Design array_mult_top, start of the top module:
module array_mult_top (
    input             clk,
    input      [15:0] a,
    input      [15:0] b,
    output reg [31:0] p
);
Size: ~64 flip-flops, roughly 65 I/O pins, about 0.0082 mm2 of cells after synthesis.
clock: 20.0 ns
lec_check: 0
cap_margin: 20
cell_pad_in_sites_global_placement: 3
core_aspect_ratio: 1.36
core_margin: 8
core_utilization: 33
cts_cluster_diameter: 171
cts_cluster_size: 28
gpl_routability_driven: 0
place_density_lb_addon: 0.04
setup_slack_margin: -0.63
slew_margin: 20
tns_end_percent: 10
run.sh (not shown) runs the stock make flow with config.mk's settings and CLKGATE_MAP_FILE=.
The starting point produced a clean layout.
Then changed:
Settings changed: CELL_PAD_IN_SITES_GLOBAL_PLACEMENT 3 to not set, CORE_ASPECT_RATIO 1.36 to not set, CORE_MARGIN 8 to 2, CORE_UTILIZATION 33 to 72, CTS_CLUSTER_DIAMETER 171 to not set, CTS_CLUSTER_SIZE 28 to 14, GPL_ROUTABILITY_DRIVEN 0 to not set, PLACE_DENSITY_LB_ADDON 0.04 to 0.03, SETUP_SLACK_MARGIN -0.63 to 2.75, TNS_END_PERCENT 10 to 5.
=>
- area after synthesis does not change
- register-to-register slack gets better by 0.48 ns
- setup slack is better by 0.48 ns
Then changed:
Settings changed: CELL_PAD_IN_SITES_DETAIL_PLACEMENT set to 2, CORE_ASPECT_RATIO set to 1.18, CORE_UTILIZATION 72 to 40, CTS_CLUSTER_SIZE 14 to not set, PLACE_DENSITY_LB_ADDON 0.03 to not set, SETUP_SLACK_MARGIN 2.75 to not set, SLEW_MARGIN 20 to 30, TNS_END_PERCENT 5 to 10.
Outcome: This time the run completed, yet does not pass: negative setup slack; routed wire length climbs by 61%; sequential cell count does not change.

========
The RTL this note starts from:
==> flow/design.v <==
`timescale 1ns/1ps
module array_mult_top (
    input             clk,
    input      [15:0] a,
    input      [15:0] b,
    output reg [31:0] p
);
    reg  [15:0] a_q, b_q;
    wire [31:0] prod;
    array_multiplier u_mult (
        .in_A(a_q),
        .in_B(b_q),
        .prod_out(prod)
    );
    always @(posedge clk) begin
        a_q <= a;
        b_q <= b;
        p   <= prod;
    end
endmodule

`timescale 1ns/1ps
module array_multiplier (
    input  [15:0] in_A,
    input  [15:0] in_B,
    output [31:0] prod_out
);
    wire [15:0] pp [15:0];   
    genvar i, j;
    generate
        for (i = 0; i < 16; i = i + 1) begin : GEN_PP_ROW
            for (j = 0; j < 16; j = j + 1) begin : GEN_PP_COL
                assign pp[i][j] = in_A[j] & in_B[i];
            end
        end
    endgenerate
    wire [31:0] row_sum [15:0];
    wire [31:0] row_carry [15:0];
    assign row_sum[0]   = {16'b0, pp[0]};
    assign row_carry[0] = 32'b0;
    genvar r;
    generate
        for (r = 1; r < 16; r = r + 1) begin : ADDER_ROWS
            wire [31:0] shifted_pp = { {16 - r{1'b0}}, pp[r], {r{1'b0}} };
            adder32 ADD_STAGE (
                .in_a(row_sum[r-1]),
                .in_b(shifted_pp),
                .cin(1'b0),
                .sum(row_sum[r]),
                .cout(row_carry[r])
            );
        end
    endgenerate
    assign prod_out = row_sum[15];
endmodule
module adder32 (
    input  [31:0] in_a,
    input  [31:0] in_b,
    input         cin,
    output [31:0] sum,
    output        cout
);
    wire [31:0] carry;
    genvar k;
    full_adder FA0 (.a(in_a[0]), .b(in_b[0]), .cin(cin), .sum(sum[0]), .cout(carry[0]));
    generate
        for (k = 1; k < 32; k = k + 1) begin : FA_CHAIN
            full_adder FAi (.a(in_a[k]), .b(in_b[k]), .cin(carry[k-1]), .sum(sum[k]), .cout(carry[k]));
        end
    endgenerate
    assign cout = carry[31];
endmodule
module full_adder (
    input  a,
    input  b,
    input  cin,
    output sum,
    output cout
);
    assign sum  = a ^ b ^ cin;
    assign cout = (a & b) | (b & cin) | (a & cin);
endmodule
export LEC_CHECK = 0
export CAP_MARGIN = 20
export CELL_PAD_IN_SITES_DETAIL_PLACEMENT = 1
export CORE_MARGIN = 4
export CORE_UTILIZATION = 30
export CTS_CLUSTER_DIAMETER = 399
export PLACE_DENSITY_LB_ADDON = 0.04
export SETUP_SLACK_MARGIN = 3.27
export SLEW_MARGIN = 25
export TNS_END_PERCENT = 90
create_clock -name core_clock -period 15.5 [get_ports {clk}]
The baseline produced a layout that fails on negative setup slack.
Next try:
==> flow/config.mk (replaced) <==
export PLATFORM = sky130hd
export DESIGN_NAME = array_mult_top
export DESIGN_NICKNAME = array_mult_top
export VERILOG_FILES = /design/flow/design.v
export SDC_FILE = /design/flow/constraint.sdc
export NUM_CORES = 4
export LEC_CHECK = 0
export ABC_AREA = 1
export CAP_MARGIN = 20
export CORE_MARGIN = 2
export CORE_UTILIZATION = 68
export PLACE_DENSITY = 0.6
export SLEW_MARGIN = 20
==> flow/constraint.sdc (replaced) <==
create_clock -name core_clock -period 24.6 [get_ports {clk}]
set_input_delay 4.9200 -clock core_clock [delete_from_list [all_inputs] [get_ports {clk}]]
set_output_delay 4.9200 -clock core_clock [all_outputs]
set_load 0.01 [all_outputs]
Result: Now the flow completed without violations; setup slack improves by 7.7 ns; routed wire length drops by about a fifth; global-route usage climbs by 9.9 points; cell area drops by a few percent; sequential share of layout area climbs by 0.83 points; synthesized area climbs by a little under a tenth.
Next try:
--- a/flow/config.mk
+++ b/flow/config.mk
@@ -8 +7,0 @@
-export ABC_AREA = 1
@@ -11 +10 @@
-export CORE_UTILIZATION = 68
+export CORE_UTILIZATION = 18
Wire length went up by roughly a tenth.
Sequential share of layout area shrinks by 0.31 points.
Final area grows by a few percent.
Cell count went up by about a fifth.
Area after synthesis is lower by a little under a tenth.
Synthesized cell count falls by a quarter to a third.
Next try:
--- a/flow/config.mk
+++ b/flow/config.mk
@@ -7,0 +8 @@
+export ABC_AREA = 0
@@ -10,2 +11,2 @@
-export CORE_UTILIZATION = 18
-export PLACE_DENSITY = 0.6
+export CORE_UTILIZATION = 72
+export PLACE_DENSITY = 0.38
@@ -12,0 +14 @@
+export TNS_END_PERCENT = 20
==> flow/constraint.sdc (replaced) <==
create_clock -name core_clock -period 10.9 [get_ports {clk}]
set_input_delay 2.1800 -clock core_clock [delete_from_list [all_inputs] [get_ports {clk}]]
set_output_delay 2.1800 -clock core_clock [all_outputs]
set_load 0.01 [all_outputs]
Effect: The new run completed, yet does not pass: negative setup slack; count of clock-buffer cells in the layout is higher by 1; setup slack gets worse by 13 ns; routed wire length rose by about a fifth; core utilization climbs by 68 points; non-clock buffer count is higher by 31; synthesized cell count stays the same; first-iteration DRC count rose by well over a third.

========
== north ==
Starts from the design.v that is shown in full above.
clock: 16.1 ns
lec_check: 0
abc_area: 1
cap_margin: 20
core_margin: 2
core_utilization: 71
cts_cluster_diameter: 206
place_density_lb_addon: 0.06
slew_margin: 20
north: complete, dirty (negative setup slack)
diff inputs: north => south
# north
export LEC_CHECK = 0
export ABC_AREA = 1
export CAP_MARGIN = 20
export CORE_MARGIN = 2
export CORE_UTILIZATION = 71
export CTS_CLUSTER_DIAMETER = 206
export PLACE_DENSITY_LB_ADDON = 0.06
export SLEW_MARGIN = 20
create_clock -name core_clock -period 16.1 [get_ports {clk}]
# south
export LEC_CHECK = 0
export CAP_MARGIN = 20
export CORE_MARGIN = 2
export CORE_UTILIZATION = 72
export CTS_CLUSTER_DIAMETER = 397
export CTS_CLUSTER_SIZE = 32
export PLACE_DENSITY = 0.35
export SETUP_SLACK_MARGIN = -1.61
export SLEW_MARGIN = 20
create_clock -name core_clock -period 16.1 [get_ports {clk}]
--- outcome ---
south finished every stage; the final checks, however, were not passed, the failures being negative setup slack. Re area growth from synthesis to layout: north and south aren't equal, and the higher value belongs to south. For the final hold slack, south came in 0.13 ns lower than north did.
Input-level comparison between east and south:
# south
export LEC_CHECK = 0
export CAP_MARGIN = 20
export CORE_MARGIN = 2
export CORE_UTILIZATION = 72
export CTS_CLUSTER_DIAMETER = 397
export CTS_CLUSTER_SIZE = 32
export PLACE_DENSITY = 0.35
export SETUP_SLACK_MARGIN = -1.61
export SLEW_MARGIN = 20
create_clock -name core_clock -period 16.1 [get_ports {clk}]
# east
export LEC_CHECK = 0
export CAP_MARGIN = 20
export CORE_MARGIN = 2
export CORE_UTILIZATION = 71
export CTS_CLUSTER_SIZE = 32
export SLEW_MARGIN = 20
create_clock -name core_clock -period 16.1 [get_ports {clk}]
--- outcome ---
- The flow for east finished, though final verification flagged negative setup slack.
- Compared with south, east shows a lower via density per instance.
- The required time of the critical path of east and that of south are within noise of each other.
- Compared with south, east supports a higher clock frequency.
#### Input delta (west over east)
# east
export LEC_CHECK = 0
export CAP_MARGIN = 20
export CORE_MARGIN = 2
export CORE_UTILIZATION = 71
export CTS_CLUSTER_SIZE = 32
export SLEW_MARGIN = 20
create_clock -name core_clock -period 16.1 [get_ports {clk}]
# west
export LEC_CHECK = 0
export ABC_AREA = 1
export CAP_MARGIN = 20
export CORE_MARGIN = 2
export CORE_UTILIZATION = 72
export CTS_CLUSTER_DIAMETER = 203
export CTS_CLUSTER_SIZE = 76
export PLACE_DENSITY_LB_ADDON = 0.01
export SETUP_SLACK_MARGIN = 4.62
export SLEW_MARGIN = 20
export TNS_END_PERCENT = 40
create_clock -name core_clock -period 16.1 [get_ports {clk}]
[summary]
- west ran in full, but the layout does not pass; the checks complain about negative setup slack.
- Average wire length per cell after detail routing: east and west compared, lower one is west
- Compared with east, west shows area of all placed cells without fillers that has gone up by a few percent.
Modified inputs, middle compared to west
# west
export LEC_CHECK = 0
export ABC_AREA = 1
export CAP_MARGIN = 20
export CORE_MARGIN = 2
export CORE_UTILIZATION = 72
export CTS_CLUSTER_DIAMETER = 203
export CTS_CLUSTER_SIZE = 76
export PLACE_DENSITY_LB_ADDON = 0.01
export SETUP_SLACK_MARGIN = 4.62
export SLEW_MARGIN = 20
export TNS_END_PERCENT = 40
create_clock -name core_clock -period 16.1 [get_ports {clk}]
# middle
export LEC_CHECK = 0
export CAP_MARGIN = 20
export CORE_MARGIN = 2
export CORE_UTILIZATION = 72
export PLACE_DENSITY_LB_ADDON = 0.01
export SETUP_SLACK_MARGIN = 4.62
export SLEW_MARGIN = 20
export TNS_END_PERCENT = 40
create_clock -name core_clock -period 16.1 [get_ports {clk}]
## What came out
- middle completed end to end; final checks failed (negative setup slack).
- Between middle and west, the insertion delay at the late pin of the worst-skew pair does not differ in any meaningful way.
- Changes observed in middle relative to west: setup slack after layout fell by 0.14 ns, count of unique library cells instantiated by Yosys rose by 2.
- middle reports a higher multi-input gate area in the final layout than west does.
- Shortest clock period the worst path allows after layout (lower): west
- Re share of the clock period used by the worst path after layout: middle is 0.88 points up on west.
- middle gives less DRC marker count from the first detailed-route iteration than west did.
- middle vs west — routed wire length dropped slightly

========
Starts from the design.v that is shown in full above.
Settings: LEC_CHECK=0, CAP_MARGIN=20, CORE_MARGIN=2, CORE_UTILIZATION=58, SLEW_MARGIN=20; clock period 11.0 ns.
The baseline completed and failed the layout checks on negative setup slack.
Then changed:
--- a/flow/config.mk
+++ b/flow/config.mk
@@ -6,6 +6,10 @@
 export NUM_CORES = 4
 export LEC_CHECK = 0
+export ABC_AREA = 1
 export CAP_MARGIN = 20
 export CORE_MARGIN = 2
-export CORE_UTILIZATION = 58
+export CORE_UTILIZATION = 68
+export CTS_CLUSTER_DIAMETER = 115
+export CTS_CLUSTER_SIZE = 50
+export PLACE_DENSITY_LB_ADDON = 0.07
 export SLEW_MARGIN = 20
After rerunning: The changed run completed, yet does not pass: negative setup slack. Clock skew is about the same. Area after synthesis increases by a little under a tenth. Register-to-register slack is better by 0.14 ns. Worst hold slack gets better by 0.082 ns. Die size came out lower by a little under a tenth. Fmax climbs slightly. Design area came out higher by a few percent. Cell count increases by a quarter to a third. Wire length increases by about a fifth.
Then changed:
==> flow/config.mk (replaced) <==
export PLATFORM = sky130hd
export DESIGN_NAME = array_mult_top
export DESIGN_NICKNAME = array_mult_top
export VERILOG_FILES = /design/flow/design.v
export SDC_FILE = /design/flow/constraint.sdc
export NUM_CORES = 4
export LEC_CHECK = 0
export CAP_MARGIN = 20
export CORE_MARGIN = 2
export CORE_UTILIZATION = 40
export PLACE_DENSITY = 0.6
export SLEW_MARGIN = 20
==> flow/constraint.sdc (replaced) <==
create_clock -name core_clock -period 20.4 [get_ports {clk}]
set_input_delay 4.0800 -clock core_clock [delete_from_list [all_inputs] [get_ports {clk}]]
set_output_delay 4.0800 -clock core_clock [all_outputs]
set_load 0.01 [all_outputs]
With this change the flow ran to the end with no violations.
Routed wire length decreases by 20%.
Worst setup slack improves by 8.3 ns.
Register-to-register slack improves by 8.3 ns.
Count of clock-buffer cells in the layout increases by 1.
Then changed:
--- a/flow/config.mk
+++ b/flow/config.mk
@@ -8,5 +8,5 @@
 export CAP_MARGIN = 20
 export CORE_MARGIN = 2
-export CORE_UTILIZATION = 40
+export CORE_UTILIZATION = 55
 export PLACE_DENSITY = 0.6
 export SLEW_MARGIN = 20
==> flow/constraint.sdc (replaced) <==
create_clock -name core_clock -period 19.6 [get_ports {clk}]
set_input_delay 3.9200 -clock core_clock [delete_from_list [all_inputs] [get_ports {clk}]]
set_output_delay 3.9200 -clock core_clock [all_outputs]
set_load 0.01 [all_outputs]
Outcome:
- The new run passed the timing, design-rule and antenna checks
- final area goes up by a few percent
- non-clock buffer count is higher by 8
- maximum frequency came out higher by a few percent
Then changed:
--- a/flow/config.mk
+++ b/flow/config.mk
@@ -8,5 +8,5 @@
 export CAP_MARGIN = 20
 export CORE_MARGIN = 2
-export CORE_UTILIZATION = 55
+export CORE_UTILIZATION = 40
 export PLACE_DENSITY = 0.6
 export SLEW_MARGIN = 20
==> flow/constraint.sdc (replaced) <==
create_clock -name core_clock -period 20.0 [get_ports {clk}]
set_input_delay 4.0000 -clock core_clock [delete_from_list [all_inputs] [get_ports {clk}]]
set_output_delay 4.0000 -clock core_clock [all_outputs]
set_load 0.01 [all_outputs]
What happened: Global-route usage drops by 4.5 points; via count came out lower by 0.74%; utilization goes down by 19 points; die area came out higher by 36%; count of clock-buffer cells in the layout rises by 3.

========
RTL: the design.v shown in full above, as it stands there.
==> flow/config.mk <==
export PLATFORM = sky130hd
export DESIGN_NAME = array_mult_top
export DESIGN_NICKNAME = array_mult_top
export VERILOG_FILES = /design/flow/design.v
export SDC_FILE = /design/flow/constraint.sdc
export NUM_CORES = 4
export LEC_CHECK = 0
export CAP_MARGIN = 20
export CORE_MARGIN = 9
export CORE_UTILIZATION = 17
export CTS_CLUSTER_DIAMETER = 96
export CTS_CLUSTER_SIZE = 93
export GPL_ROUTABILITY_DRIVEN = 1
export GPL_TIMING_DRIVEN = 0
export MIN_ROUTING_LAYER = met2
export PLACE_DENSITY = 0.91
export SETUP_SLACK_MARGIN = 3.33
export SLEW_MARGIN = 15
export TNS_END_PERCENT = 50
==> flow/constraint.sdc <==
create_clock -name core_clock -period 12.0 [get_ports {clk}]
set_input_delay 2.4000 -clock core_clock [delete_from_list [all_inputs] [get_ports {clk}]]
set_output_delay 2.4000 -clock core_clock [all_outputs]
set_load 0.01 [all_outputs]
The baseline completed, yet does not pass: setup timing.
Rerun with:
Settings changed: CORE_MARGIN 9 to 2, CORE_UTILIZATION 17 to 71, CTS_CLUSTER_DIAMETER 96 to default, CTS_CLUSTER_SIZE 93 to default, GPL_ROUTABILITY_DRIVEN 1 to default, GPL_TIMING_DRIVEN 0 to default, MIN_ROUTING_LAYER met2 to default, PLACE_DENSITY 0.91 to default, PLACE_DENSITY_LB_ADDON from default to 0.01, SETUP_SLACK_MARGIN 3.33 to default, SLEW_MARGIN 15 to 20, TNS_END_PERCENT 50 to default.
Clock period 12.0 ns to 16.1 ns, I/O delays scaled along.
What happened:
- The changed run ran to the end with violations: setup timing
- register-to-register slack gets better by 4.3 ns
- sequential share of layout area went up by 1.1 points
- critical path depth went down by 1
